===== config.mk =====
export PLATFORM = sky130hd
export DESIGN_NAME = sort_top
export DESIGN_NICKNAME = sort_top
export VERILOG_FILES = /design/flow/design.v
export SDC_FILE = /design/flow/constraint.sdc
export NUM_CORES = 4
export LEC_CHECK = 0
export CAP_MARGIN = 20
export CORE_MARGIN = 2
export CORE_UTILIZATION = 51
export MAX_ROUTING_LAYER = met5
export MIN_ROUTING_LAYER = met2
export PLACE_DENSITY = 0.71
export SETUP_SLACK_MARGIN = 5.0
export SLEW_MARGIN = 20

===== constraint.sdc =====
create_clock -name core_clock -period 51.5 [get_ports {clk}]
set_input_delay 10.3000 -clock core_clock [delete_from_list [all_inputs] [get_ports {clk}]]
set_output_delay 10.3000 -clock core_clock [all_outputs]
set_load 0.01 [all_outputs]

===== design.v =====
module sort_top (
  input             clk,
  input      [31:0] a, b, c, d, e, f,
  output reg [31:0] m, n, o, p, q, r
);
  reg  [31:0] a_q, b_q, c_q, d_q, e_q, f_q;
  wire [31:0] m_w, n_w, o_w, p_w, q_w, r_w;
  always @(posedge clk) begin
    a_q <= a; b_q <= b; c_q <= c; d_q <= d; e_q <= e; f_q <= f;
    m <= m_w; n <= n_w; o <= o_w; p <= p_w; q <= q_w; r <= r_w;
  end
  sort u_sort (
    .a(a_q), .b(b_q), .c(c_q), .d(d_q), .e(e_q), .f(f_q),
    .m(m_w), .n(n_w), .o(o_w), .p(p_w), .q(q_w), .r(r_w)
  );
endmodule

module sort(
  input [31:0]a,b,c,d,e,f,
  output reg [31:0]m,n,o,p,q,r);
  reg [31:0]mem[5:0];
  reg [31:0]t;
  always@(*)
    begin
      mem[0]=a;
      mem[1]=b;
      mem[2]=c;
      mem[3]=d;
      mem[4]=e;
      mem[5]=f;
      for(int i=0;i<6;i++)
        begin
          for(int j=0;j<5;j++)
            begin
              if(mem[j]<mem[j+1])
                begin
                  t = mem[j];
                  mem[j]=mem[j+1];
                  mem[j+1]=t;
                end
            end
        end
      m=mem[0];
      n=mem[1];
      o=mem[2];
      p=mem[3];
      q=mem[4];
      r=mem[5];
    end
endmodule

===== run.sh =====
#!/bin/bash
# the make line also repeats each setting of config.mk as NAME=value (left out here)
make -C /OpenROAD-flow-scripts/flow DESIGN_CONFIG=/design/flow/config.mk WORK_HOME=/design/flow/orfs CLKGATE_MAP_FILE= finish

==> results.toml, run 1 <==
# generated from flow reports
[status]
status = "did not finish"
failed_stage = "5_1_grt"
stop_error = "[ERROR GRT-0116] Global routing finished with congestion. Check the congestion regions in the DRC Viewer."

[floorplanning]
core_area_um2 = 98600
rows = 115
fp_util_pct = 51.6
die_y_um = 320
io_pins = 385
die_x_um = 320
dieArea_um2 = 102000

[synth]
topCombFamilyByArea = "AND-OR/OR-AND gates"
ys.flop_type = "dfxtp_1"
syn_area_per_cell_um2 = 7.00
synthCells = 7270
ys_seq_share_pct = 15.1
ys_ff = 384
yosysCellCount = 7270
synth-edff-count = 0
area_leaders = "ha_1, dfxtp_1, a21oi_1"
synth.distinct_cells = 96
yosys_warnings = 3
syn_area_um2 = 50900
xor_share_pct = 0
yosysTopAreaCell = "ha_1"
synthMostInstantiatedCell = "a21oi_1"
ys_area_um2 = 50900
synth_adder_area_share_pct = 22.0
synthDominantCellAreaShare_pct = 21.9
ys_sh_mux_pct = 9.57
top_cells_by_count = "a21oi_1, ha_1, o21ai_0"
async_reset_ff_share_pct = 0
ys_sh_simple_pct = 20.1
ys_sh_aoi_pct = 27.1
syn_nets = 8354

[placement]
port_buffers = 384
globalplace.congestion = 1.36
dpl.hpwl_um = 216000

[clocking]
htreeDepth = 2
clockRootBuffer = "clkbuf_16"
cts_hold_buf = 0
clk_path_buf_depth = 3
clock-sinks = 384
cts_made_buffers = 39

[global_routing]
grt_usage_pct = 78.0
grt.overflow.total = 223
-- through the flow --
step           worst slack, ns  area (um2)  utilization [%]  cells
2_1_floorplan             7.47       50900                -   7270
3_3_place_gp              2.17       62000             62.9   9475
3_5_place_dp              1.42       62000             62.9   9476
4_1_cts                   5.00       63500             64.4   9554
-- timing repair --
item / CTS
cloned: 6
setup endpoints to repair: 96
buffers inserted: 4
gates resized: 42
pin swaps: 5
-- layer usage --
layer | overflow | GRT usage, %
met5 | 26 | 62.1
met4 | 6 | 58.9
met3 | 186 | 86.6
met2 | 5 | 82.0
met1 | - | -
==> inputs of run 2 (changes only) <==
Settings changed: ABC_AREA set to 1, CELL_PAD_IN_SITES_DETAIL_PLACEMENT set to 2, CORE_UTILIZATION 51 to 40, CTS_CLUSTER_DIAMETER set to 300, CTS_CLUSTER_SIZE set to 70, MAX_ROUTING_LAYER met5 to met4, PLACE_DENSITY 0.71 to not set, PLACE_DENSITY_LB_ADDON set to 0.18, SETUP_SLACK_MARGIN 5.0 to not set, TNS_END_PERCENT set to 70.
Clock period 51.5 ns to 44.0 ns, I/O delays scaled along.
==> run 2 against run 1 <==
  * The flow stops in 3_5_place_dp
  * Area after synthesis down 5.4%
  * Synthesized cell count up 7.5%
  * Die area up 20%
==> results.toml, run 2 <==
# generated from flow reports
[synth]
ys_sh_mux_pct = 0
topCombFamilyByArea = "simple AND/OR/NAND/NOR gates"
ys_area_um2 = 48100
yosys_warnings = 3
synthDominantCellAreaShare_pct = 23.2
ys_seq_share_pct = 16.0
ys_ff = 384
syn_area_um2 = 48100
synthMostInstantiatedCell = "nand2_1"
synth_adder_area_share_pct = 23.2
yosysCellCount = 7817
async_reset_ff_share_pct = 0
synth-edff-count = 0
area_leaders = "ha_1, nand2_1, o21ai_0"
ys.flop_type = "dfxtp_1"
syn_nets = 8901
top_cells_by_count = "nand2_1, o21ai_0, ha_1"
ys_sh_aoi_pct = 25.5
synth.distinct_cells = 38
syn_area_per_cell_um2 = 6.16
synthCells = 7817
ys_sh_simple_pct = 28.9
xor_share_pct = 0
yosysTopAreaCell = "ha_1"

[status]
failed_stage = "3_5_place_dp"
status = "did not finish"
stop_error = "[ERROR DPL-0033] detailed placement checks failed during check placement."

[placement]
globalplace.congestion = 1.26
port_buffers = 384

[floorplanning]
rows = 127
io_pins = 385
die_y_um = 351
dieArea_um2 = 123000
core_area_um2 = 120000
fp_util_pct = 40.2
die_x_um = 351
==> run 2: through the flow <==
step	hold slack, ns	instance area, um2
floorplan	1.22	48100
global placement	1.79	60500
==> inputs of run 3 (changes only) <==
Settings changed: ABC_AREA 1 to not set, CELL_PAD_IN_SITES_DETAIL_PLACEMENT 2 to not set, CTS_CLUSTER_DIAMETER 300 to not set, CTS_CLUSTER_SIZE 70 to not set, HOLD_SLACK_MARGIN set to -0.08, MAX_ROUTING_LAYER met4 to not set, MIN_ROUTING_LAYER met2 to not set, TNS_END_PERCENT 70 to not set.
==> run 3 against run 2 <==
  * Now clean on timing, DRC and antenna
  * Area after synthesis rose by 5.7%
  * Synthesized cell count down 7.0%
  * Die area up 5.7%
==> results.toml, run 3 <==
# synthesis and place-and-route metrics
[status]
status = "finished clean"

[clocking]
clock-sinks = 384
clockRootBuffer = "clkbuf_16"
clk_pin_slew_ns = 0.06
clk_latency_ns = 0.63
cts_made_buffers = 41
clk_path_buf_depth = 3
cts_tree = "yes"
htreeDepth = 2

[synth]
area_leaders = "ha_1, dfxtp_1, a21oi_1"
ys_sh_simple_pct = 20.1
synthDominantCellAreaShare_pct = 21.9
ys_area_um2 = 50900
ys_seq_share_pct = 15.1
synth_adder_area_share_pct = 22.0
syn_nets = 8354
topCombFamilyByArea = "AND-OR/OR-AND gates"
synth.distinct_cells = 96
ys.flop_type = "dfxtp_1"
syn_area_um2 = 50900
top_cells_by_count = "a21oi_1, ha_1, o21ai_0"
yosysTopAreaCell = "ha_1"
synthMostInstantiatedCell = "a21oi_1"
async_reset_ff_share_pct = 0
xor_share_pct = 0
ys_ff = 384
synthCells = 7270
synth-edff-count = 0
ys_sh_aoi_pct = 27.1
ys_sh_mux_pct = 9.57
syn_area_per_cell_um2 = 7.00
yosysCellCount = 7270
yosys_warnings = 3

[setup_path]
rr_worst_depth = 217
slowest_stage = "or4_1"
cp_max_fo = 40
critPathMostFrequentCell = "buf_4"
required_ns = 44.53
r2r_start = "b_q[19]"
criticalPathCategory = "register to register"
rrSetupSlack_ns = 1.89
worstPathArrival_ns = 42.64
critical_path.startpoint_type = "register"
crit_buf_inv = 37
crit_start = "b_q[19]"
crit_cells = 217
critical_path.endpoint = "q[30]"
cpPeakStageDelay_ns = 0.63
timing.rr.end = "q[30]"
crit_family = "AND-OR/OR-AND gates"
cp-end-kind = "register"

[floorplanning]
io_pins = 385
dieArea_um2 = 130000
rows = 130
fp_util_pct = 40.4
die_y_um = 361
die_x_um = 361
core_area_um2 = 126000

[route]
ant_nets = 0
dr.pass1.iters = 6
finalWirelength_um = 274000
vias_per_cell = 5.60
drtIter0Drc = 5919
drc = 0
wl_per_cell_um = 23.6
via_count = 65000

[sta]
hold_viol = 0
period_needed_ns = 42.11
finClkSkew_ns = 0.0337
finalSetupViolations = 0
max_freq_mhz = 23.7
fin_crit_sh_pct = 95.7
finalMaxSlewViolations = 0
tightest_slew_ns = 1.31
relSlewSlack_pct = 12.6
fin_hold_ws_ns = 2.00

[global_routing]
grt_pass1_wl_um = 393000
grt_max_degree = 56
antenna_found_initial = 7
first_global_vias = 61500
grt.overflow.total = 0
grt_usage_pct = 40.2

[hold_path]
min_to = "p[24]"
hold_depth = 13
worstHoldPathType = "register to register"
hold_start = "f_q[24]"

[placement]
dpl.hpwl_um = 242000
globalplace.congestion = 1.08
port_buffers = 384
dp_cells = 11500

[layout]
layout-area-overhead-vs-synth_pct = 52.9
instances_no_fill = 11600
final_nets = 11000

[job]
warnings = 26
drv_cap = 0
run 3: final cells by class:
type	count	area (um2)
clock inverters	19	234
well taps	1650	2060
repair buffers	2950	23700
clock buffers	54	1170
flip-flops and latches	384	7690
diodes	7	17.5
multi-input cells	6078	41200
fillers	11700	48100
inverters	459	1720
run 3: timing repair:
item,4_1_cts,5_1_grt
resized,11,246
cloned,0,6
pin swaps,0,35
endpoints found under the setup margin,64,96
setup buffers,0,34
hold buffers,0,0
run 3: stage by stage:
step	utilization (%)	area, um2	worst slack [ns]	TNS, ns
after CTS	60.7	76400	0.0374	0
after floorplan	-	50900	0.136	0
final	61.8	77800	1.89	0
after global placement	59.6	75000	-0.125	-6.29
after detailed placement	59.6	75000	-0.585	-34.85
after global routing	61.8	77800	-0.261	-13.54
run 3: metal layers:
layer  GRT usage, %  wire length [um]
met4           32.4             26600
met1           45.2            104000
met5              0                 0
met3           6.06             18600
met2           67.6            125000
==> inputs of run 4 (changes only) <==
Settings changed: CORE_UTILIZATION 40 to 66, HOLD_SLACK_MARGIN -0.08 to not set, PLACE_DENSITY_LB_ADDON 0.18 to not set, SETUP_SLACK_MARGIN set to 4.94.
Clock period 44.0 ns to 18.7 ns, I/O delays scaled along.
==> run 4 against run 3 <==
  * The flow now stops in 3_5_place_dp
  * Synthesized cell count unchanged
  * Area after synthesis unchanged
  * Die area down 39%
==> results.toml, run 4 <==
# generated from flow reports
[synth]
area_leaders = "ha_1, dfxtp_1, a21oi_1"
yosysCellCount = 7270
yosysTopAreaCell = "ha_1"
syn_nets = 8354
yosys_warnings = 3
ys_seq_share_pct = 15.1
async_reset_ff_share_pct = 0
synthDominantCellAreaShare_pct = 21.9
synthMostInstantiatedCell = "a21oi_1"
xor_share_pct = 0
ys_area_um2 = 50900
ys_sh_simple_pct = 20.1
top_cells_by_count = "a21oi_1, ha_1, o21ai_0"
topCombFamilyByArea = "AND-OR/OR-AND gates"
ys_sh_mux_pct = 9.57
synth_adder_area_share_pct = 22.0
syn_area_um2 = 50900
syn_area_per_cell_um2 = 7.00
ys.flop_type = "dfxtp_1"
synth.distinct_cells = 96
synth-edff-count = 0
ys_ff = 384
synthCells = 7270
ys_sh_aoi_pct = 27.1

[floorplanning]
die_y_um = 282
io_pins = 385
core_area_um2 = 76100
die_x_um = 282
rows = 101
fp_util_pct = 66.9
dieArea_um2 = 79300

[status]
stop_error = "[ERROR DPL-0038] Utilization greater than 100%, impossible to legalize"
status = "did not finish"
failed_stage = "3_5_place_dp"

[placement]
port_buffers = 384
globalplace.congestion = 1.27
run 4: through the flow:
stage	setup TNS, ns	area (um2)	instances	worst slack, ns	hold slack, ns
after floorplan	-2767.62	52900	7270	-18.23	1.17
after global placement	-3086.48	79200	11400	-20.23	1.99
==> inputs of run 5 (changes only) <==
Settings changed: ABC_AREA set to 1, CORE_UTILIZATION 66 to 68, SETUP_SLACK_MARGIN 4.94 to not set.
Clock period 18.7 ns to 54.2 ns, I/O delays scaled along.
==> run 5 against run 4 <==
  * Now fails the layout checks on max-capacitance violations, max-slew violations
  * Area after synthesis shrank 5.4%
  * Synthesized cell count increased by 7.5%
  * Die area decreased by 8.1%
==> results.toml, run 5 <==
# synthesis and place-and-route metrics
[global_routing]
grt.overflow.total = 0
first_global_vias = 54100
grt_pass1_wl_um = 318000
grt_usage_pct = 56.7
antenna_found_initial = 17
grt_max_degree = 128

[synth]
ys_seq_share_pct = 16.0
yosysCellCount = 7817
xor_share_pct = 0
syn_area_um2 = 48100
synth-edff-count = 0
synthMostInstantiatedCell = "nand2_1"
area_leaders = "ha_1, nand2_1, o21ai_0"
async_reset_ff_share_pct = 0
syn_area_per_cell_um2 = 6.16
synthCells = 7817
ys.flop_type = "dfxtp_1"
synth_adder_area_share_pct = 23.2
top_cells_by_count = "nand2_1, o21ai_0, ha_1"
ys_sh_mux_pct = 0
ys_sh_simple_pct = 28.9
synthDominantCellAreaShare_pct = 23.2
ys_area_um2 = 48100
ys_ff = 384
topCombFamilyByArea = "simple AND/OR/NAND/NOR gates"
yosys_warnings = 3
yosysTopAreaCell = "ha_1"
synth.distinct_cells = 38
ys_sh_aoi_pct = 25.5
syn_nets = 8901

[setup_path]
required_ns = 54.71
critical_path.startpoint_type = "register"
r2r_start = "b_q[15]"
slowest_stage = "o21ai_0"
cpPeakStageDelay_ns = 1.01
critPathMostFrequentCell = "nand2_1"
crit_buf_inv = 30
criticalPathCategory = "register to register"
cp_max_fo = 127
rrSetupSlack_ns = 6.76
timing.rr.end = "r[19]"
worstPathArrival_ns = 47.94
cp-end-kind = "register"
rr_worst_depth = 166
crit_cells = 166
crit_family = "AND-OR/OR-AND gates"
crit_start = "b_q[15]"
critical_path.endpoint = "r[19]"

[floorplanning]
die_y_um = 270
dieArea_um2 = 72900
core_area_um2 = 70000
die_x_um = 270
io_pins = 385
fp_util_pct = 68.7
rows = 97

[route]
drtIter0Drc = 11200
via_count = 59900
dr.pass1.iters = 17
wl_per_cell_um = 23.7
ant_nets = 0
vias_per_cell = 6.69
finalWirelength_um = 213000
drc = 0

[hold_path]
worstHoldPathType = "register to register"
hold_start = "f_q[4]"
hold_depth = 12
min_to = "r[4]"

[clocking]
cts_made_buffers = 38
htreeDepth = 2
clk_pin_slew_ns = 0.06
clk_path_buf_depth = 3
cts_resized = 0
clk_latency_ns = 0.64
clock-sinks = 384
cts_hold_buf = 0
post_cts_buffers = 0
cts_tree = "yes"
clockRootBuffer = "clkbuf_16"

[placement]
globalplace.congestion = 1.15
port_buffers = 384
dpl_cell_area_um2 = 52200
dpl.hpwl_um = 165000

[sta]
hold_viol = 0
max_freq_mhz = 21.1
grt_setup_unrepaired = "false"
fin_crit_sh_pct = 87.5
tns_ns = 0
finClkSkew_ns = 0.0118
fin_hold_ws_ns = 1.84
finalSetupViolations = 0
relSlewSlack_pct = -37.1
period_needed_ns = 47.44
tightest_slew_ns = 2.04
finalMaxSlewViolations = 4

[status]
violations = "max-capacitance violations, max-slew violations"
status = "complete, but fails checks"

[job]
warnings = 46
drv_cap = 1

[layout]
layout-area-overhead-vs-synth_pct = 11.9
final_area_um2 = 53800
final_nets = 9053
==> run 5: metrics by stage <==
step	worst slack [ns]	std cells	util, %
2_1_floorplan	21.19	7817	-
3_3_place_gp	11.12	8843	74.5
3_5_place_dp	9.99	8843	74.5
4_1_cts	9.40	8913	76.4
5_1_grt	3.77	8946	76.9
6_report	6.76	8952	76.9
==> run 5: final cells by class <==
cell class | instances | area [um2]
Tap cell | 940 | 1180
Sequential cell | 384 | 7690
Fill cell | 5535 | 16200
Inverter | 413 | 1550
Antenna cell | 13 | 32.5
Clock inverter | 12 | 90.1
Clock buffer | 58 | 1210
Timing Repair Buffer | 492 | 4720
Multi-Input combinational cell | 6640 | 37400
==> run 5: per-layer routing <==
metal | vias up | GRT usage (%) | part of all wire (%)
li1 | 27100 | - | -
met1 | 26000 | 57.3 | 31
met2 | 4945 | 84.1 | 41
met3 | 1796 | 25.0 | 14
met4 | 8 | 60.0 | 14
met5 | - | 1.32 | 0.063
==> inputs of run 6 (changes only) <==
Settings changed: ABC_AREA 1 to not set, CORE_UTILIZATION 68 to 40.
Clock period 54.2 ns to 66.4 ns, I/O delays scaled along.
==> run 6 against run 5 <==
  * Now clean on timing, DRC and antenna
  * Synthesized cell count shrank 7.0%
  * Design area grew 8.0%
  * Core utilization shrank 31 points
  * Worst setup slack gained 3.6 ns
  * Highest routed layer unchanged
==> results.toml, run 6 <==
# synthesis and place-and-route metrics
[synth]
yosysTopAreaCell = "ha_1"
yosys_warnings = 3
syn_area_per_cell_um2 = 7.00
synthDominantCellAreaShare_pct = 21.9
ys.flop_type = "dfxtp_1"
synth_adder_area_share_pct = 22.0
ys_ff = 384
synthCells = 7270
synthMostInstantiatedCell = "a21oi_1"
synth-edff-count = 0
ys_sh_aoi_pct = 27.1
ys_sh_simple_pct = 20.1
async_reset_ff_share_pct = 0
area_leaders = "ha_1, dfxtp_1, a21oi_1"
synth.distinct_cells = 96
yosysCellCount = 7270
syn_area_um2 = 50900
xor_share_pct = 0
topCombFamilyByArea = "AND-OR/OR-AND gates"
ys_seq_share_pct = 15.1
syn_nets = 8354
top_cells_by_count = "a21oi_1, ha_1, o21ai_0"
ys_sh_mux_pct = 9.57
ys_area_um2 = 50900

[layout]
fill_cells = 13100
layout-area-overhead-vs-synth_pct = 14.2
final_core_util_pct = 46.2
final_area_um2 = 58100
final_nets = 8589
instances_no_fill = 9187

[setup_path]
timing.rr.end = "q[24]"
rr_worst_depth = 226
crit_start = "b_q[30]"
required_ns = 66.84
slowest_stage = "a21o_2"
criticalPathCategory = "register to register"
critPathMostFrequentCell = "o21ai_0"
cp_max_fo = 119
cp-end-kind = "register"
critical_path.startpoint_type = "register"
r2r_start = "b_q[30]"
critical_path.endpoint = "q[24]"
crit_buf_inv = 21
crit_cells = 226
worstPathArrival_ns = 56.47
cpPeakStageDelay_ns = 0.90
crit_family = "AND-OR/OR-AND gates"
rrSetupSlack_ns = 10.37

[floorplanning]
dieArea_um2 = 130000
die_x_um = 361
fp_util_pct = 40.4
rows = 130
io_pins = 385
die_y_um = 361
core_area_um2 = 126000

[route]
vias_per_cell = 6.03
finalWirelength_um = 245000
drtIter0Drc = 5841
dr.pass1.iters = 6
drc = 0
wl_per_cell_um = 26.7
ant_nets = 0
via_count = 55400

[job]
warnings = 29
drv_cap = 0

[sta]
relSlewSlack_pct = 16.5
fin_crit_sh_pct = 84.4
tns_ns = 0
hold_viol = 0
tightest_slew_ns = 1.24
finClkSkew_ns = 0.0308
fin_hold_ws_ns = 1.64
period_needed_ns = 56.03
finalSetupViolations = 0
max_freq_mhz = 17.8
finalMaxSlewViolations = 0
grt_setup_unrepaired = "false"

[global_routing]
grt_max_degree = 120
grt_pass1_wl_um = 349000
antenna_found_initial = 9
first_global_vias = 51100
grt_usage_pct = 36.2
grt.overflow.total = 0

[clocking]
cts_tree = "yes"
cts_made_buffers = 40
clk_pin_slew_ns = 0.06
cts_resized = 0
clockRootBuffer = "clkbuf_16"
post_cts_buffers = 0
htreeDepth = 2
clk_path_buf_depth = 3
clk_latency_ns = 0.62
cts_hold_buf = 0
clock-sinks = 384

[placement]
dp_cells = 9113
dpl.hpwl_um = 215000
port_buffers = 384
globalplace.congestion = 1.08
dpl_cell_area_um2 = 56800

[hold_path]
hold_start = "f_q[26]"
min_to = "q[26]"
worstHoldPathType = "register to register"
hold_depth = 10

[status]
status = "finished clean"
==> run 6: per-stage QoR <==
stage / setup slack, ns
detailed placement: 11.93
finish: 10.37
global route: 6.44
CTS: 11.82
global placement: 11.41
floorplan: 22.37
==> run 6: final cells by class <==
cell class | count | area [um2] | area share [%]
Inverter | 459 | 1720 | 2.96
Antenna cell | 8 | 20.0 | 0.0344
Clock inverter | 14 | 166 | 0.286
Timing Repair Buffer | 546 | 5060 | 8.71
Multi-Input combinational cell | 6074 | 40300 | 69.3
Tap cell | 1650 | 2060 | 3.55
Clock buffer | 52 | 1120 | 1.92
Sequential cell | 384 | 7690 | 13.2
==> run 6: per-layer routing <==
layer	part of all wire (%)	global-route usage [%]	wire, um	vias to the layer above
met5	0.013	0	31	-
met4	6.6	20.5	16100	4
met3	7.2	5.33	17700	560
met2	45	59.0	109000	2406
met1	42	45.4	102000	25900
li1	-	-	-	26600
==> inputs of run 7 (changes only) <==
Settings changed: ABC_AREA set to 1, CAP_MARGIN 20 to 15, CELL_PAD_IN_SITES_DETAIL_PLACEMENT set to 2, CORE_ASPECT_RATIO set to 1.65, CORE_MARGIN 2 to 3, CORE_UTILIZATION 40 to 25, CTS_CLUSTER_DIAMETER set to 43, CTS_CLUSTER_SIZE set to 39, GPL_ROUTABILITY_DRIVEN set to 1, GPL_TIMING_DRIVEN set to 1, MAX_ROUTING_LAYER set to met5, PLACE_DENSITY_LB_ADDON set to 0.13, SETUP_SLACK_MARGIN set to 5.0, TNS_END_PERCENT set to 15.
Clock period 66.4 ns to 29.1 ns, I/O delays scaled along.
==> run 7 against run 6 <==
  * The flow now stops in 5_1_grt
  * Area after synthesis fell by 5.4%
  * Die area rose by 52%
  * Synthesized cell count rose by 7.5%
==> results.toml, run 7 <==
# generated from flow reports
[status]
status = "did not finish"
failed_stage = "5_1_grt"
stop_error = "[ERROR GRT-0232] Routing congestion too high. Check the congestion heatmap in the GUI."

[synth]
synth_adder_area_share_pct = 23.2
ys_sh_aoi_pct = 25.5
synthDominantCellAreaShare_pct = 23.2
ys_area_um2 = 48100
ys_sh_simple_pct = 28.9
syn_area_um2 = 48100
synth.distinct_cells = 38
synthMostInstantiatedCell = "nand2_1"
area_leaders = "ha_1, nand2_1, o21ai_0"
synth-edff-count = 0
topCombFamilyByArea = "simple AND/OR/NAND/NOR gates"
synthCells = 7817
ys.flop_type = "dfxtp_1"
yosysTopAreaCell = "ha_1"
yosysCellCount = 7817
syn_area_per_cell_um2 = 6.16
ys_seq_share_pct = 16.0
ys_sh_mux_pct = 0
top_cells_by_count = "nand2_1, o21ai_0, ha_1"
ys_ff = 384
syn_nets = 8901
async_reset_ff_share_pct = 0
xor_share_pct = 0
yosys_warnings = 3

[floorplanning]
die_x_um = 348
die_y_um = 570
rows = 206
dieArea_um2 = 198000
fp_util_pct = 25.2
core_area_um2 = 191000
io_pins = 385

[placement]
dp_cells = 12900
globalplace.congestion = 1.05
pre_cts_ws_ns = -3.17
port_buffers = 384
dpl.hpwl_um = 300000

[clocking]
cts_hold_buf = 0
clk_path_buf_depth = 3
clockRootBuffer = "clkbuf_16"
cts_made_buffers = 35
htreeDepth = 2
clock-sinks = 384

[global_routing]
grt.overflow.total = 4
grt_usage_pct = 52.1
==> run 7: layer usage <==
metal  overflow  global-route usage, %
met5          0                   1.52
met2          3                   82.2
met3          0                   22.3
met1          0                   45.4
met4          1                   64.8
==> run 7: what timing repair did <==
item                                    CTS
endpoints found under the hold margin     0
buffers inserted                        101
gates resized                           668
pin swaps                                93
gates cloned                             41
endpoints found under the setup margin  192
==> run 7: through the flow <==
step / hold WS (ns) / TNS [ns] / area [um2]
2_1_floorplan: 1.22 / 0 / 49900
3_3_place_gp: 2.09 / -158.47 / 75000
3_5_place_dp: 2.17 / -246.91 / 75000
4_1_cts: 2.19 / 0 / 79800
==> inputs of run 8 (changes only) <==
Settings changed: ABC_AREA 1 to not set, CAP_MARGIN 15 to 20, CELL_PAD_IN_SITES_DETAIL_PLACEMENT 2 to not set, CORE_ASPECT_RATIO 1.65 to not set, CORE_MARGIN 3 to 2, CORE_UTILIZATION 25 to 47, CTS_CLUSTER_DIAMETER 43 to not set, CTS_CLUSTER_SIZE 39 to not set, GPL_ROUTABILITY_DRIVEN 1 to not set, GPL_TIMING_DRIVEN 1 to not set, HOLD_SLACK_MARGIN set to 0.3, MAX_ROUTING_LAYER met5 to not set, PLACE_DENSITY_LB_ADDON 0.13 to not set, SETUP_SLACK_MARGIN 5.0 to -0.25, TNS_END_PERCENT 15 to 100.
Clock period 29.1 ns to 39.4 ns, I/O delays scaled along.
==> run 8 against run 7 <==
  * Synthesized cell count decreased by 7.0%
  * Die area decreased by 44%
  * The layout now fails its checks (negative setup slack)
  * Area after synthesis increased by 5.7%
==> results.toml, run 8 <==
# synthesis and place-and-route metrics
[status]
violations = "negative setup slack"
status = "complete, but fails checks"

[sta]
finClkSkew_ns = 0.0372
fin_hold_ws_ns = 1.82
relSlewSlack_pct = 4.85
finalSetupViolations = 64
grt_setup_unrepaired = "true"
finalMaxSlewViolations = 0
finalWorstSetupSlack_ns = -0.974
hold_viol = 0
period_needed_ns = 40.37
tightest_slew_ns = 1.42
max_freq_mhz = 24.8
fin_crit_sh_pct = 102

[synth]
ys_seq_share_pct = 15.1
async_reset_ff_share_pct = 0
ys_area_um2 = 50900
yosysTopAreaCell = "ha_1"
yosysCellCount = 7270
syn_area_per_cell_um2 = 7.00
ys_sh_mux_pct = 9.57
ys_ff = 384
yosys_warnings = 3
syn_area_um2 = 50900
topCombFamilyByArea = "AND-OR/OR-AND gates"
synthMostInstantiatedCell = "a21oi_1"
synth.distinct_cells = 96
synth-edff-count = 0
synthCells = 7270
area_leaders = "ha_1, dfxtp_1, a21oi_1"
ys_sh_aoi_pct = 27.1
top_cells_by_count = "a21oi_1, ha_1, o21ai_0"
syn_nets = 8354
xor_share_pct = 0
synth_adder_area_share_pct = 22.0
ys_sh_simple_pct = 20.1
ys.flop_type = "dfxtp_1"
synthDominantCellAreaShare_pct = 21.9

[hold_path]
hold_start = "f_q[25]"
min_to = "q[25]"
hold_depth = 11
worstHoldPathType = "register to register"

[setup_path]
crit_buf_inv = 44
required_ns = 39.94
crit_start = "b_q[21]"
critical_path.startpoint_type = "register"
cp_max_fo = 32
worstPathArrival_ns = 40.91
crit_family = "AND-OR/OR-AND gates"
rr_worst_depth = 222
critPathMostFrequentCell = "buf_4"
critical_path.endpoint = "r[9]"
timing.rr.end = "r[9]"
rrSetupSlack_ns = -0.97
r2r_start = "b_q[21]"
crit_cells = 222
cp-end-kind = "register"
cpPeakStageDelay_ns = 0.63
criticalPathCategory = "register to register"
slowest_stage = "o41a_4"

[layout]
final_area_um2 = 81000
comb_area_um2 = 42700
instances_no_fill = 11600
final_nets = 11200
fill_cells = 8129
flop_area_um2 = 7690
final_core_util_pct = 75.6
layout-area-overhead-vs-synth_pct = 59.2

[global_routing]
grt_usage_pct = 47.3
grt_max_degree = 56
grt.overflow.total = 0
antenna_found_initial = 9
grt_pass1_wl_um = 397000
first_global_vias = 65200

[route]
via_count = 69600
finalWirelength_um = 285000
drtIter0Drc = 7521
dr.pass1.iters = 7
vias_per_cell = 6.03
ant_nets = 0
drc = 0
wl_per_cell_um = 24.7

[placement]
port_buffers = 384
pre_cts_ws_ns = -2.47
dp_cells = 11300
dpl_cell_area_um2 = 75400
globalplace.congestion = 1.13
dpl.hpwl_um = 230000

[clocking]
cts_made_buffers = 39
clk_path_buf_depth = 3
cts_tree = "yes"
clockRootBuffer = "clkbuf_16"
clk_pin_slew_ns = 0.06
clock-sinks = 384
htreeDepth = 2
clk_latency_ns = 0.63

[floorplanning]
fp_util_pct = 47.5
rows = 120
io_pins = 385
die_y_um = 333
core_area_um2 = 107000
die_x_um = 333
dieArea_um2 = 111000

[job]
drv_cap = 0
warnings = 29
run 8: layer usage:
layer | global-route usage [%] | vias to the layer above | share of wire (%)
li1 | - | 31800 | -
met1 | 48.8 | 31800 | 34
met2 | 76.9 | 4311 | 44
met3 | 10.5 | 1705 | 9.2
met4 | 50.2 | 10 | 13
met5 | 0.0434 | - | 0.022
run 8: what timing repair did:
| action | 4_1_cts | 5_1_grt |
|---|---|---|
| pin swaps | 38 | 143 |
| hold buffers | 0 | 0 |
| endpoints found under the setup margin | 64 | 96 |
| gates resized | 175 | 533 |
| setup buffers | 55 | 101 |
| gates cloned | 10 | 26 |
run 8: final cells by class:
cell class	count	share of cell area, %
Clock buffer	51	1.30
Inverter	459	2.13
Tap cell	1403	2.17
Clock inverter	19	0.267
Timing Repair Buffer	3145	31.9
Sequential cell	384	9.49
Multi-Input combinational cell	6086	52.7
Antenna cell	4	0.0124
run 8: metrics by stage:
stage                     setup TNS (ns)
after floorplan                   -14.89
after global placement            -88.97
after detailed placement         -154.43
after CTS                         -10.38
after global routing             -159.35
final                             -57.74
==> inputs of run 9 (changes only) <==
Settings changed: CORE_UTILIZATION 47 to 57, CTS_CLUSTER_DIAMETER set to 400, HOLD_SLACK_MARGIN 0.3 to not set, MAX_ROUTING_LAYER set to met4, SETUP_SLACK_MARGIN -0.25 to 5.0, SLEW_MARGIN 20 to 40, TNS_END_PERCENT 100 to 5.
Clock period 39.4 ns to 49.0 ns, I/O delays scaled along.
==> run 9 against run 8 <==
  * The run now fails in 5_1_grt
  * Synthesized cell count unchanged
  * Area after synthesis did not move
  * Die area decreased by 17%
==> results.toml, run 9 <==
# generated from flow reports
[synth]
async_reset_ff_share_pct = 0
syn_area_per_cell_um2 = 7.00
synthDominantCellAreaShare_pct = 21.9
synth-edff-count = 0
synthCells = 7270
top_cells_by_count = "a21oi_1, ha_1, o21ai_0"
synth.distinct_cells = 96
ys_sh_simple_pct = 20.1
ys_ff = 384
ys_sh_mux_pct = 9.57
synth_adder_area_share_pct = 22.0
syn_nets = 8354
area_leaders = "ha_1, dfxtp_1, a21oi_1"
ys_area_um2 = 50900
yosysCellCount = 7270
ys.flop_type = "dfxtp_1"
synthMostInstantiatedCell = "a21oi_1"
syn_area_um2 = 50900
xor_share_pct = 0
ys_seq_share_pct = 15.1
yosys_warnings = 3
yosysTopAreaCell = "ha_1"
topCombFamilyByArea = "AND-OR/OR-AND gates"
ys_sh_aoi_pct = 27.1

[floorplanning]
fp_util_pct = 57.6
dieArea_um2 = 91700
io_pins = 385
core_area_um2 = 88400
rows = 109
die_x_um = 303
die_y_um = 303

[clocking]
cts_hold_buf = 0
htreeDepth = 2
clock-sinks = 384
clk_path_buf_depth = 3
cts_made_buffers = 38
clockRootBuffer = "clkbuf_16"

[global_routing]
grt.overflow.total = 15
grt_usage_pct = 64.6

[status]
status = "did not finish"
stop_error = "[ERROR GRT-0232] Routing congestion too high. Check the congestion heatmap in the GUI."
failed_stage = "5_1_grt"

[placement]
globalplace.congestion = 1.20
dp_cells = 9719
dpl.hpwl_um = 210000
port_buffers = 384
dpl_cell_area_um2 = 64700
run 9: per-layer routing:
metal  track usage (%)  overflow
met5                 -         -
met1              62.2         0
met2              87.7         4
met4              69.2         5
met3              35.3         6
run 9: timing repair:
action,in CTS
gates cloned,8
pin swaps,8
buffers inserted,13
resized,112
setup endpoints to repair,95
run 9: per-stage QoR:
step                setup WS, ns  util (%)
floorplan                   5.14         -
global placement            2.66      73.1
detailed placement          2.21      73.2
CTS                         5.00      75.2
==> inputs of run 10 (changes only) <==
Settings changed: ABC_AREA set to 0, CELL_PAD_IN_SITES_DETAIL_PLACEMENT set to 0, CORE_ASPECT_RATIO set to 0.98, CORE_MARGIN 2 to 3, CORE_UTILIZATION 57 to 42, CTS_CLUSTER_DIAMETER 400 to not set, CTS_CLUSTER_SIZE set to 90, GPL_ROUTABILITY_DRIVEN set to 1, GPL_TIMING_DRIVEN set to 1, HOLD_SLACK_MARGIN set to 0.29, MAX_ROUTING_LAYER met4 to met5, PLACE_DENSITY set to 0.35, SETUP_SLACK_MARGIN 5.0 to 4.58, SLEW_MARGIN 40 to 20, TNS_END_PERCENT 5 to not set.
Clock period 49.0 ns to 23.8 ns, I/O delays scaled along.
==> run 10 against run 9 <==
  * Now fails the layout checks on negative setup slack
  * Area after synthesis unchanged
  * Synthesized cell count unchanged
  * Die area rose by 37%
==> results.toml, run 10 <==
# synthesis and place-and-route metrics
[status]
status = "complete, but fails checks"
violations = "negative setup slack"

[setup_path]
crit_buf_inv = 36
crit_start = "b_q[27]"
required_ns = 24.33
slowest_stage = "a21oi_2"
timing.rr.end = "r[4]"
worstPathArrival_ns = 42.94
critical_path.endpoint = "r[4]"
crit_family = "AND-OR/OR-AND gates"
crit_cells = 212
rrSetupSlack_ns = -18.61
critical_path.startpoint_type = "register"
cpPeakStageDelay_ns = 0.70
cp_max_fo = 29
r2r_start = "b_q[27]"
rr_worst_depth = 212
critPathMostFrequentCell = "buf_4"
cp-end-kind = "register"
criticalPathCategory = "register to register"

[route]
vias_per_cell = 6.01
drc = 0
via_count = 76700
finalWirelength_um = 330000
wl_per_cell_um = 25.9
dr.pass1.iters = 8
ant_nets = 0
drtIter0Drc = 10400

[synth]
xor_share_pct = 0
ys_sh_mux_pct = 9.57
synthMostInstantiatedCell = "a21oi_1"
ys_ff = 384
synthDominantCellAreaShare_pct = 21.9
synth-edff-count = 0
yosys_warnings = 3
ys.flop_type = "dfxtp_1"
top_cells_by_count = "a21oi_1, ha_1, o21ai_0"
ys_sh_simple_pct = 20.1
syn_nets = 8354
synth.distinct_cells = 96
topCombFamilyByArea = "AND-OR/OR-AND gates"
area_leaders = "ha_1, dfxtp_1, a21oi_1"
ys_seq_share_pct = 15.1
ys_area_um2 = 50900
synth_adder_area_share_pct = 22.0
async_reset_ff_share_pct = 0
yosysCellCount = 7270
syn_area_per_cell_um2 = 7.00
yosysTopAreaCell = "ha_1"
syn_area_um2 = 50900
synthCells = 7270
ys_sh_aoi_pct = 27.1

[layout]
layout-area-overhead-vs-synth_pct = 82.0
final_core_util_pct = 77.6
flop_area_um2 = 7710
final_nets = 12200
instances_no_fill = 12800
fill_cells = 8275
comb_area_um2 = 45100

[floorplanning]
rows = 125
dieArea_um2 = 125000
fp_util_pct = 42.6
core_area_um2 = 119000
io_pins = 385
die_x_um = 358
die_y_um = 351

[sta]
grt_setup_unrepaired = "true"
relSlewSlack_pct = 14.1
tightest_slew_ns = 1.29
fin_crit_sh_pct = 178
period_needed_ns = 42.41
hold_viol = 0
finClkSkew_ns = 0.0337
finalMaxSlewViolations = 0
finalSetupViolations = 192
fin_hold_ws_ns = 2.33
finalWorstSetupSlack_ns = -18.61
max_freq_mhz = 23.6

[job]
warnings = 31
drv_cap = 0

[global_routing]
grt_pass1_wl_um = 442000
grt_max_degree = 57
grt.overflow.total = 0
grt_usage_pct = 47.0
antenna_found_initial = 19
first_global_vias = 70900

[clocking]
cts_hold_buf = 0
clk_path_buf_depth = 3
clockRootBuffer = "clkbuf_16"
clock-sinks = 384
cts_tree = "yes"
htreeDepth = 2
cts_made_buffers = 40
clk_latency_ns = 0.65
clk_pin_slew_ns = 0.07

[hold_path]
min_to = "q[5]"
hold_start = "f_q[5]"
hold_depth = 16
worstHoldPathType = "register to register"

[placement]
dp_cells = 12300
globalplace.congestion = 1.10
dpl.hpwl_um = 247000
port_buffers = 384
## run 10: final cells by class
type,count,share of cell area [%]
Inverter,459,1.88
Clock inverter,15,0.240
Antenna cell,6,0.0162
Multi-Input combinational cell,6085,48.7
Clock buffer,56,1.24
Tap cell,1587,2.14
Sequential cell,384,8.32
Timing Repair Buffer,4172,37.5
## run 10: timing repair
| action | CTS | global route |
|---|---|---|
| pin swaps | 162 | 241 |
| gates resized | 718 | 485 |
| setup buffers | 235 | 126 |
| gates cloned | 41 | 10 |
| endpoints found under the setup margin | 192 | 192 |
## run 10: through the flow
step	cell area [um2]	setup WS, ns	setup TNS, ns
floorplan	52900	-13.13	-1788.42
global placement	82600	-16.12	-2278.87
detailed placement	82600	-17.21	-2443.70
CTS	89300	-14.40	-1944.75
global route	92600	-19.35	-2709.55
finish	92600	-18.61	-2563.00
## run 10: layer usage
metal / vias up / part of all wire [%] / GRT usage [%]
met5: - / 0.11 / 0
met4: 23 / 7.2 / 23.3
met3: 1568 / 15 / 18.9
met2: 5604 / 39 / 66.7
met1: 35600 / 39 / 61.0
li1: 33900 / - / -
==> inputs of run 11 (changes only) <==
Settings changed: CELL_PAD_IN_SITES_DETAIL_PLACEMENT 0 to not set, CORE_ASPECT_RATIO 0.98 to not set, CORE_MARGIN 3 to 2, CORE_UTILIZATION 42 to 58, CTS_CLUSTER_DIAMETER set to 378, CTS_CLUSTER_SIZE 90 to not set, GPL_ROUTABILITY_DRIVEN 1 to not set, GPL_TIMING_DRIVEN 1 to not set, HOLD_SLACK_MARGIN 0.29 to not set, MAX_ROUTING_LAYER met5 to met4, PLACE_DENSITY 0.35 to not set, SETUP_SLACK_MARGIN 4.58 to -1.91, TNS_END_PERCENT set to 5.
Clock period 23.8 ns to 24.0 ns, I/O delays scaled along.
==> run 11 against run 10 <==
  * The flow now stops in 5_1_grt
  * Area after synthesis unchanged
  * Die area decreased by 28%
  * Synthesized cell count unchanged
==> results.toml, run 11 <==
# generated from flow reports
[floorplanning]
die_y_um = 300
dieArea_um2 = 90100
core_area_um2 = 86900
fp_util_pct = 58.6
io_pins = 385
rows = 108
die_x_um = 300

[synth]
async_reset_ff_share_pct = 0
ys_sh_aoi_pct = 27.1
synth.distinct_cells = 96
syn_area_per_cell_um2 = 7.00
ys_area_um2 = 50900
synthCells = 7270
yosysTopAreaCell = "ha_1"
area_leaders = "ha_1, dfxtp_1, a21oi_1"
topCombFamilyByArea = "AND-OR/OR-AND gates"
yosysCellCount = 7270
synthDominantCellAreaShare_pct = 21.9
ys_sh_simple_pct = 20.1
synth-edff-count = 0
xor_share_pct = 0
ys_seq_share_pct = 15.1
synth_adder_area_share_pct = 22.0
synthMostInstantiatedCell = "a21oi_1"
ys_sh_mux_pct = 9.57
yosys_warnings = 3
syn_area_um2 = 50900
top_cells_by_count = "a21oi_1, ha_1, o21ai_0"
syn_nets = 8354
ys_ff = 384
ys.flop_type = "dfxtp_1"

[placement]
port_buffers = 384
globalplace.congestion = 1.23
dp_cells = 11600
dpl.hpwl_um = 240000

[status]
stop_error = "[ERROR GRT-0116] Global routing finished with congestion. Check the congestion regions in the DRC Viewer."
failed_stage = "5_1_grt"
status = "did not finish"

[clocking]
htreeDepth = 2
clk_path_buf_depth = 3
cts_made_buffers = 41
cts_hold_buf = 0
clockRootBuffer = "clkbuf_16"
clock-sinks = 384

[global_routing]
grt_usage_pct = 105
grt.overflow.total = 9973
run 11: what timing repair did:
| item | 4_1_cts |
|---|---|
| buffers inserted | 95 |
| resized | 342 |
| pin swaps | 83 |
| hold endpoints to repair | 0 |
| gates cloned | 19 |
| endpoints found under the setup margin | 192 |
run 11: per-stage QoR:
stage               area [um2]  worst slack, ns
CTS                      84000           -16.65
detailed placement       80200           -18.30
global placement         80200           -15.06
floorplan                52900           -12.93
run 11: metal layers:
metal / overflow / track usage (%)
met4: 1427 / 113
met5: - / -
met1: 160 / 89.0
met3: 116 / 74.4
met2: 8270 / 145
==> inputs of run 12 (changes only) <==
Settings changed: ABC_AREA 0 to not set, CORE_UTILIZATION 58 to 62, CTS_CLUSTER_DIAMETER 378 to 231, CTS_CLUSTER_SIZE set to 100, MAX_ROUTING_LAYER met4 to not set, SETUP_SLACK_MARGIN -1.91 to not set, TNS_END_PERCENT 5 to 10.
Clock period 24.0 ns to 40.1 ns, I/O delays scaled along.
==> run 12 against run 11 <==
  * The run again fails in 5_1_grt
  * Area after synthesis unchanged
  * Synthesized cell count stayed put
  * Die area shrank 6.4%
==> results.toml, run 12 <==
# generated from flow reports
[status]
status = "did not finish"
failed_stage = "5_1_grt"
stop_error = "[ERROR GRT-0116] Global routing finished with congestion. Check the congestion regions in the DRC Viewer."

[synth]
synthCells = 7270
syn_area_um2 = 50900
yosys_warnings = 3
synthDominantCellAreaShare_pct = 21.9
ys_seq_share_pct = 15.1
ys_sh_simple_pct = 20.1
synth.distinct_cells = 96
area_leaders = "ha_1, dfxtp_1, a21oi_1"
syn_area_per_cell_um2 = 7.00
yosysCellCount = 7270
topCombFamilyByArea = "AND-OR/OR-AND gates"
synth_adder_area_share_pct = 22.0
ys.flop_type = "dfxtp_1"
ys_sh_aoi_pct = 27.1
async_reset_ff_share_pct = 0
synthMostInstantiatedCell = "a21oi_1"
ys_ff = 384
synth-edff-count = 0
syn_nets = 8354
yosysTopAreaCell = "ha_1"
ys_sh_mux_pct = 9.57
ys_area_um2 = 50900
top_cells_by_count = "a21oi_1, ha_1, o21ai_0"
xor_share_pct = 0

[placement]
port_buffers = 384
globalplace.congestion = 1.22
dpl.hpwl_um = 197000
dp_cells = 10000
dpl_cell_area_um2 = 67800

[floorplanning]
die_y_um = 290
fp_util_pct = 62.3
rows = 105
core_area_um2 = 81700
dieArea_um2 = 84400
die_x_um = 290
io_pins = 385

[clocking]
clockRootBuffer = "clkbuf_16"
clock-sinks = 384
htreeDepth = 1
clk_path_buf_depth = 3
cts_made_buffers = 8

[global_routing]
grt_usage_pct = 60.7
grt.overflow.total = 42
[run 12: stage by stage]
step | util (%) | setup TNS [ns] | hold slack (ns) | worst slack [ns]
after floorplan | - | 0 | 1.19 | 0.0273
after CTS | 84.6 | 0 | 1.63 | 0.0304
after detailed placement | 83.0 | -162.61 | 1.55 | -2.57
after global placement | 83.0 | -41.12 | 1.51 | -0.652
[run 12: routing by layer]
| layer | overflow | track usage [%] |
|---|---|---|
| met5 | 2 | 4.25 |
| met4 | 28 | 63.3 |
| met3 | 0 | 35.2 |
| met2 | 12 | 87.0 |
| met1 | 0 | 59.0 |
[run 12: repair_timing]
action,4_1_cts
hold buffers,0
gates resized,160
buffers inserted,26
gates cloned,8
pin swaps,31
setup endpoints to repair,64
==> inputs of run 13 (changes only) <==
Settings changed: ABC_AREA set to 0, CELL_PAD_IN_SITES_DETAIL_PLACEMENT set to 0, CORE_ASPECT_RATIO set to 0.59, CORE_UTILIZATION 62 to 71, CTS_CLUSTER_DIAMETER 231 to not set, CTS_CLUSTER_SIZE 100 to 54, GPL_ROUTABILITY_DRIVEN set to 0, GPL_TIMING_DRIVEN set to 1, MAX_ROUTING_LAYER set to met5, PLACE_DENSITY_LB_ADDON set to 0.24, SETUP_SLACK_MARGIN set to 4.91, TNS_END_PERCENT 10 to not set.
Clock period 40.1 ns to 16.6 ns, I/O delays scaled along.
==> run 13 against run 12 <==
  * The flow stops in 3_5_place_dp
  * Synthesized cell count is the same
  * Area after synthesis is the same
  * Die area shrank 12%
==> results.toml, run 13 <==
# generated from flow reports
[status]
status = "did not finish"
failed_stage = "3_5_place_dp"
stop_error = "[ERROR DPL-0038] Utilization greater than 100%, impossible to legalize"

[placement]
port_buffers = 384

[floorplanning]
io_pins = 385
fp_util_pct = 71.7
rows = 75
die_y_um = 210
die_x_um = 353
dieArea_um2 = 73900
core_area_um2 = 70900

[synth]
yosysTopAreaCell = "ha_1"
area_leaders = "ha_1, dfxtp_1, a21oi_1"
synthCells = 7270
ys.flop_type = "dfxtp_1"
ys_sh_aoi_pct = 27.1
topCombFamilyByArea = "AND-OR/OR-AND gates"
synth-edff-count = 0
ys_seq_share_pct = 15.1
ys_sh_simple_pct = 20.1
yosysCellCount = 7270
syn_nets = 8354
top_cells_by_count = "a21oi_1, ha_1, o21ai_0"
ys_ff = 384
syn_area_um2 = 50900
async_reset_ff_share_pct = 0
synthDominantCellAreaShare_pct = 21.9
xor_share_pct = 0
ys_area_um2 = 50900
synth_adder_area_share_pct = 22.0
yosys_warnings = 3
synth.distinct_cells = 96
syn_area_per_cell_um2 = 7.00
synthMostInstantiatedCell = "a21oi_1"
ys_sh_mux_pct = 9.57
## run 13: through the flow
stage / TNS (ns)
floorplan: -3170.82
global placement: -3475.86
==> inputs of run 14 (changes only) <==
Settings changed: CORE_UTILIZATION 71 to 55, SETUP_SLACK_MARGIN 4.91 to not set.
Clock period 16.6 ns to 29.1 ns, I/O delays scaled along.
==> run 14 against run 13 <==
  * The flow stops in 4_1_cts
  * Area after synthesis did not move
  * Synthesized cell count unchanged
  * Die area up 29%
==> results.toml, run 14 <==
# generated from flow reports
[synth]
topCombFamilyByArea = "AND-OR/OR-AND gates"
ys_sh_mux_pct = 9.57
syn_area_per_cell_um2 = 7.00
top_cells_by_count = "a21oi_1, ha_1, o21ai_0"
ys_sh_simple_pct = 20.1
syn_nets = 8354
ys_area_um2 = 50900
synth_adder_area_share_pct = 22.0
yosysTopAreaCell = "ha_1"
synth.distinct_cells = 96
synth-edff-count = 0
syn_area_um2 = 50900
ys_seq_share_pct = 15.1
area_leaders = "ha_1, dfxtp_1, a21oi_1"
synthMostInstantiatedCell = "a21oi_1"
synthDominantCellAreaShare_pct = 21.9
ys_ff = 384
ys.flop_type = "dfxtp_1"
xor_share_pct = 0
async_reset_ff_share_pct = 0
yosys_warnings = 3
synthCells = 7270
yosysCellCount = 7270
ys_sh_aoi_pct = 27.1

[floorplanning]
die_y_um = 238
fp_util_pct = 55.6
dieArea_um2 = 95000
die_x_um = 400
io_pins = 385
core_area_um2 = 91500
rows = 85

[status]
failed_stage = "4_1_cts"
status = "did not finish"
stop_error = "[ERROR DPL-0033] detailed placement checks failed during check placement."

[placement]
port_buffers = 384
dp_cells = 11700
dpl.hpwl_um = 278000
dpl_cell_area_um2 = 80500
[run 14: stage by stage]
step	utilization [%]	setup TNS, ns	worst slack, ns
global placement	88.0	-1269.92	-10.84
floorplan	-	-807.62	-7.83
detailed placement	88.0	-2010.07	-15.26
==> inputs of run 15 (changes only) <==
Settings changed: CORE_ASPECT_RATIO 0.59 to 0.97, CORE_MARGIN 2 to 3, CORE_UTILIZATION 55 to 58, CTS_CLUSTER_SIZE 54 to 46, GPL_ROUTABILITY_DRIVEN 0 to 1, PLACE_DENSITY set to 0.35, PLACE_DENSITY_LB_ADDON 0.24 to not set, SETUP_SLACK_MARGIN set to 4.43.
Clock period 29.1 ns to 46.1 ns, I/O delays scaled along.
==> run 15 against run 14 <==
  * The flow stops in 5_1_grt
  * Area after synthesis unchanged
  * Die area down 3.9%
  * Synthesized cell count unchanged
==> results.toml, run 15 <==
# generated from flow reports
[status]
stop_error = "[ERROR GRT-0116] Global routing finished with congestion. Check the congestion regions in the DRC Viewer."
status = "did not finish"
failed_stage = "5_1_grt"

[synth]
synth.distinct_cells = 96
ys_ff = 384
ys_area_um2 = 50900
yosysTopAreaCell = "ha_1"
synth_adder_area_share_pct = 22.0
xor_share_pct = 0
async_reset_ff_share_pct = 0
syn_area_per_cell_um2 = 7.00
ys_sh_mux_pct = 9.57
ys_seq_share_pct = 15.1
ys.flop_type = "dfxtp_1"
synthMostInstantiatedCell = "a21oi_1"
topCombFamilyByArea = "AND-OR/OR-AND gates"
syn_area_um2 = 50900
syn_nets = 8354
top_cells_by_count = "a21oi_1, ha_1, o21ai_0"
ys_sh_aoi_pct = 27.1
yosys_warnings = 3
synthCells = 7270
ys_sh_simple_pct = 20.1
area_leaders = "ha_1, dfxtp_1, a21oi_1"
synthDominantCellAreaShare_pct = 21.9
synth-edff-count = 0
yosysCellCount = 7270

[clocking]
clockRootBuffer = "clkbuf_16"
clock-sinks = 384
htreeDepth = 2
clk_path_buf_depth = 3
cts_made_buffers = 40

[global_routing]
grt.overflow.total = 117
grt_usage_pct = 69.0

[floorplanning]
die_y_um = 298
dieArea_um2 = 91300
core_area_um2 = 86600
rows = 106
die_x_um = 307
io_pins = 385
fp_util_pct = 58.7

[placement]
port_buffers = 384
pre_cts_ws_ns = -0.170
dpl.hpwl_um = 222000
globalplace.congestion = 1.17
dp_cells = 10200
==> run 15: repair_timing <==
action                                  4_1_cts
endpoints found under the setup margin       96
pin swaps                                    53
setup buffers                                63
cloned                                       24
hold buffers                                  0
gates resized                               299
==> run 15: through the flow <==
| stage | area (um2) | util, % |
|---|---|---|
| after floorplan | 51000 | - |
| after CTS | 72000 | 83.1 |
| after global placement | 68400 | 79.0 |
| after detailed placement | 68400 | 79.0 |
==> run 15: per-layer routing <==
layer,track usage [%],GRT overflow
met1,74.0,8
met2,83.7,49
met3,55.4,17
met4,54.8,40
met5,28.8,3
==> inputs of run 16 (changes only) <==
Settings changed: ABC_AREA 0 to not set, CELL_PAD_IN_SITES_DETAIL_PLACEMENT 0 to not set, CORE_ASPECT_RATIO 0.97 to not set, CORE_MARGIN 3 to 2, CORE_UTILIZATION 58 to 61, CTS_CLUSTER_DIAMETER set to 231, CTS_CLUSTER_SIZE 46 to 100, GPL_ROUTABILITY_DRIVEN 1 to not set, GPL_TIMING_DRIVEN 1 to not set, MAX_ROUTING_LAYER met5 to not set, PLACE_DENSITY 0.35 to not set, SETUP_SLACK_MARGIN 4.43 to not set.
Clock period 46.1 ns to 25.0 ns, I/O delays scaled along.
==> run 16 against run 15 <==
  * The run fails in 4_1_cts
  * Area after synthesis stayed put
  * Die area decreased by 6.1%
  * Synthesized cell count did not move
==> results.toml, run 16 <==
# generated from flow reports
[synth]
syn_nets = 8354
top_cells_by_count = "a21oi_1, ha_1, o21ai_0"
topCombFamilyByArea = "AND-OR/OR-AND gates"
ys_area_um2 = 50900
ys_sh_mux_pct = 9.57
yosys_warnings = 3
xor_share_pct = 0
synth.distinct_cells = 96
synthDominantCellAreaShare_pct = 21.9
area_leaders = "ha_1, dfxtp_1, a21oi_1"
synth-edff-count = 0
synthCells = 7270
syn_area_per_cell_um2 = 7.00
syn_area_um2 = 50900
ys_seq_share_pct = 15.1
yosysCellCount = 7270
synth_adder_area_share_pct = 22.0
yosysTopAreaCell = "ha_1"
ys_sh_simple_pct = 20.1
ys.flop_type = "dfxtp_1"
async_reset_ff_share_pct = 0
ys_sh_aoi_pct = 27.1
synthMostInstantiatedCell = "a21oi_1"
ys_ff = 384

[placement]
port_buffers = 384
globalplace.congestion = 1.28
dpl.hpwl_um = 268000
dp_cells = 11500
dpl_cell_area_um2 = 80000

[status]
stop_error = "[ERROR DPL-0038] Utilization greater than 100%, impossible to legalize"
failed_stage = "4_1_cts"
status = "did not finish"

[floorplanning]
dieArea_um2 = 85700
fp_util_pct = 61.8
io_pins = 385
rows = 105
die_y_um = 293
core_area_um2 = 82400
die_x_um = 293
==> run 16: per-stage QoR <==
step	worst slack, ns
3_5_place_dp	-18.53
2_1_floorplan	-11.93
3_3_place_gp	-14.09
==> inputs of run 17 (changes only) <==
Settings changed: ABC_AREA set to 0, CELL_PAD_IN_SITES_DETAIL_PLACEMENT set to 2, CORE_ASPECT_RATIO set to 0.91, CORE_MARGIN 2 to 6, CORE_UTILIZATION 61 to 70, CTS_CLUSTER_DIAMETER 231 to 156, CTS_CLUSTER_SIZE 100 to not set, GPL_TIMING_DRIVEN set to 1, MAX_ROUTING_LAYER set to met4, MIN_ROUTING_LAYER set to met1, PLACE_DENSITY_LB_ADDON set to 0.03, SETUP_SLACK_MARGIN set to 2.85, SLEW_MARGIN 20 to 15.
Clock period 25.0 ns to 44.0 ns, I/O delays scaled along.
==> run 17 against run 16 <==
  * The flow stops in 3_5_place_dp
  * Synthesized cell count unchanged
  * Die area shrank 7.5%
  * Area after synthesis unchanged
==> results.toml, run 17 <==
# generated from flow reports
[status]
status = "did not finish"
failed_stage = "3_5_place_dp"
stop_error = "Error: detail_place.tcl, 38 bad optional access"

[floorplanning]
core_area_um2 = 71300
io_pins = 385
die_x_um = 295
fp_util_pct = 71.3
dieArea_um2 = 79300
rows = 93
die_y_um = 269

[synth]
top_cells_by_count = "a21oi_1, ha_1, o21ai_0"
syn_area_per_cell_um2 = 7.00
yosysCellCount = 7270
area_leaders = "ha_1, dfxtp_1, a21oi_1"
synthMostInstantiatedCell = "a21oi_1"
ys.flop_type = "dfxtp_1"
syn_nets = 8354
synth_adder_area_share_pct = 22.0
async_reset_ff_share_pct = 0
ys_area_um2 = 50900
ys_ff = 384
ys_sh_simple_pct = 20.1
synthDominantCellAreaShare_pct = 21.9
ys_sh_mux_pct = 9.57
synthCells = 7270
topCombFamilyByArea = "AND-OR/OR-AND gates"
syn_area_um2 = 50900
xor_share_pct = 0
synth-edff-count = 0
yosys_warnings = 3
ys_sh_aoi_pct = 27.1
synth.distinct_cells = 96
yosysTopAreaCell = "ha_1"
ys_seq_share_pct = 15.1

[placement]
port_buffers = 384
globalplace.congestion = 1.42
==> run 17: through the flow <==
step                    TNS (ns)  hold WS [ns]  instance area [um2]  std cells
after floorplan                0          1.19                51100       7270
after global placement     -5.76          1.45                59600       8858
==> inputs of run 18 (changes only) <==
Settings changed: ABC_AREA 0 to not set, CELL_PAD_IN_SITES_DETAIL_PLACEMENT 2 to not set, CORE_ASPECT_RATIO 0.91 to 1.47, CORE_MARGIN 6 to 2, CORE_UTILIZATION 70 to 64, CTS_CLUSTER_DIAMETER 156 to not set, GPL_TIMING_DRIVEN 1 to not set, MIN_ROUTING_LAYER met1 to not set, PLACE_DENSITY_LB_ADDON 0.03 to not set, SETUP_SLACK_MARGIN 2.85 to 3.56, SLEW_MARGIN 15 to 20, TNS_END_PERCENT set to 5.
Clock period 44.0 ns to 12.9 ns, I/O delays scaled along.
==> run 18 against run 17 <==
  * The flow again stops in 3_5_place_dp
  * Die area grew 3.2%
  * Area after synthesis did not move
  * Synthesized cell count unchanged
==> results.toml, run 18 <==
# generated from flow reports
[status]
stop_error = "[ERROR DPL-0038] Utilization greater than 100%, impossible to legalize"
status = "did not finish"
failed_stage = "3_5_place_dp"

[synth]
yosysTopAreaCell = "ha_1"
syn_nets = 8354
xor_share_pct = 0
ys_sh_simple_pct = 20.1
async_reset_ff_share_pct = 0
ys_area_um2 = 50900
yosys_warnings = 3
synthCells = 7270
ys.flop_type = "dfxtp_1"
synth-edff-count = 0
ys_seq_share_pct = 15.1
top_cells_by_count = "a21oi_1, ha_1, o21ai_0"
ys_sh_mux_pct = 9.57
topCombFamilyByArea = "AND-OR/OR-AND gates"
syn_area_um2 = 50900
syn_area_per_cell_um2 = 7.00
area_leaders = "ha_1, dfxtp_1, a21oi_1"
synthDominantCellAreaShare_pct = 21.9
yosysCellCount = 7270
synth.distinct_cells = 96
synth_adder_area_share_pct = 22.0
ys_sh_aoi_pct = 27.1
ys_ff = 384
synthMostInstantiatedCell = "a21oi_1"

[floorplanning]
io_pins = 385
fp_util_pct = 64.5
core_area_um2 = 78800
dieArea_um2 = 81800
rows = 125
die_x_um = 237
die_y_um = 346

[placement]
globalplace.congestion = 1.29
port_buffers = 384
[run 18: stage by stage]
stage	cell area (um2)	std cells	setup TNS [ns]	setup WS (ns)
floorplan	52900	7270	-3881.22	-24.03
global placement	80400	11500	-4267.88	-26.39
==> inputs of run 19 (changes only) <==
Settings changed: CORE_ASPECT_RATIO 1.47 to not set, CORE_UTILIZATION 64 to 40, CTS_CLUSTER_DIAMETER set to 400, SETUP_SLACK_MARGIN 3.56 to 5.0, SLEW_MARGIN 20 to 0.
Clock period 12.9 ns to 23.8 ns, I/O delays scaled along.
==> run 19 against run 18 <==
  * Die area increased by 59%
  * Synthesized cell count unchanged
  * Area after synthesis did not move
  * Now fails the layout checks on negative setup slack
==> results.toml, run 19 <==
# synthesis and place-and-route metrics
[setup_path]
required_ns = 24.31
crit_buf_inv = 35
cp-end-kind = "register"
rrSetupSlack_ns = -15.83
worstPathArrival_ns = 40.15
cp_max_fo = 16
r2r_start = "b_q[30]"
crit_family = "AND-OR/OR-AND gates"
critPathMostFrequentCell = "o21ai_1"
crit_start = "b_q[30]"
slowest_stage = "o41a_4"
cpPeakStageDelay_ns = 0.57
crit_cells = 241
timing.rr.end = "r[12]"
criticalPathCategory = "register to register"
critical_path.endpoint = "r[12]"
critical_path.startpoint_type = "register"
rr_worst_depth = 241

[hold_path]
hold_start = "f_q[1]"
worstHoldPathType = "register to register"
min_to = "p[1]"
hold_depth = 12

[global_routing]
grt.overflow.total = 0
grt_pass1_wl_um = 432000
grt_usage_pct = 45.0
grt_max_degree = 56
first_global_vias = 69900
antenna_found_initial = 13

[clocking]
cts_tree = "yes"
clk_pin_slew_ns = 0.07
htreeDepth = 2
clk_latency_ns = 0.66
clk_path_buf_depth = 3
clock-sinks = 384
clockRootBuffer = "clkbuf_16"
cts_made_buffers = 42

[sta]
finalSetupViolations = 192
hold_viol = 0
finalWorstSetupSlack_ns = -15.83
finClkSkew_ns = 0.0392
period_needed_ns = 39.63
fin_crit_sh_pct = 167
finalMaxSlewViolations = 0
tns_ns = -2185.61
grt_setup_unrepaired = "true"
tightest_slew_ns = 0.913
max_freq_mhz = 25.2
relSlewSlack_pct = 38.7

[synth]
synth-edff-count = 0
xor_share_pct = 0
synthCells = 7270
top_cells_by_count = "a21oi_1, ha_1, o21ai_0"
yosys_warnings = 3
ys.flop_type = "dfxtp_1"
syn_nets = 8354
yosysCellCount = 7270
topCombFamilyByArea = "AND-OR/OR-AND gates"
synthMostInstantiatedCell = "a21oi_1"
ys_sh_aoi_pct = 27.1
area_leaders = "ha_1, dfxtp_1, a21oi_1"
synth_adder_area_share_pct = 22.0
ys_area_um2 = 50900
ys_ff = 384
synthDominantCellAreaShare_pct = 21.9
yosysTopAreaCell = "ha_1"
ys_sh_simple_pct = 20.1
async_reset_ff_share_pct = 0
synth.distinct_cells = 96
syn_area_per_cell_um2 = 7.00
syn_area_um2 = 50900
ys_sh_mux_pct = 9.57
ys_seq_share_pct = 15.1

[layout]
layout-area-overhead-vs-synth_pct = 82.0
fill_cells = 9795
instances_no_fill = 12800
final_nets = 12200
final_area_um2 = 92600
final_core_util_pct = 73.6

[floorplanning]
rows = 130
die_y_um = 361
die_x_um = 361
dieArea_um2 = 130000
fp_util_pct = 40.4
core_area_um2 = 126000
io_pins = 385

[route]
finalWirelength_um = 305000
dr.pass1.iters = 9
drtIter0Drc = 6693
wl_per_cell_um = 23.8
vias_per_cell = 5.68
via_count = 72800
ant_nets = 0
drc = 0

[placement]
dpl.hpwl_um = 251000
pre_cts_ws_ns = -16.83
dp_cells = 12400
dpl_cell_area_um2 = 82900
globalplace.congestion = 1.12
port_buffers = 384

[job]
warnings = 30
drv_cap = 0

[status]
status = "complete, but fails checks"
violations = "negative setup slack"
run 19: repair_timing:
item / CTS / global route
pin swaps: 146 / 185
gates resized: 536 / 495
hold buffers: 0 / 0
endpoints found under the setup margin: 192 / 192
setup buffers: 165 / 132
gates cloned: 46 / 15
run 19: cell type report:
type / instances / area (um2) / share of cell area, %
diodes: 13 / 32.5 / 0.0351
clock buffers: 53 / 1160 / 1.26
clock inverters: 21 / 323 / 0.349
inverters: 459 / 1730 / 1.87
multi-input cells: 6086 / 45100 / 48.7
flip-flops and latches: 384 / 7700 / 8.32
well taps: 1650 / 2060 / 2.23
repair buffers: 4160 / 34500 / 37.2
run 19: layer usage:
layer  GRT usage, %  share of wire (%)
met3           6.23                7.0
met5              -                  0
met1           46.2                 35
met4           42.9                 12
met2           74.0                 46
run 19: through the flow:
step / hold WS, ns
after floorplan: 1.17
after global placement: 1.93
after CTS: 2.00
after global routing: 2.06
final: 2.04
after detailed placement: 1.96
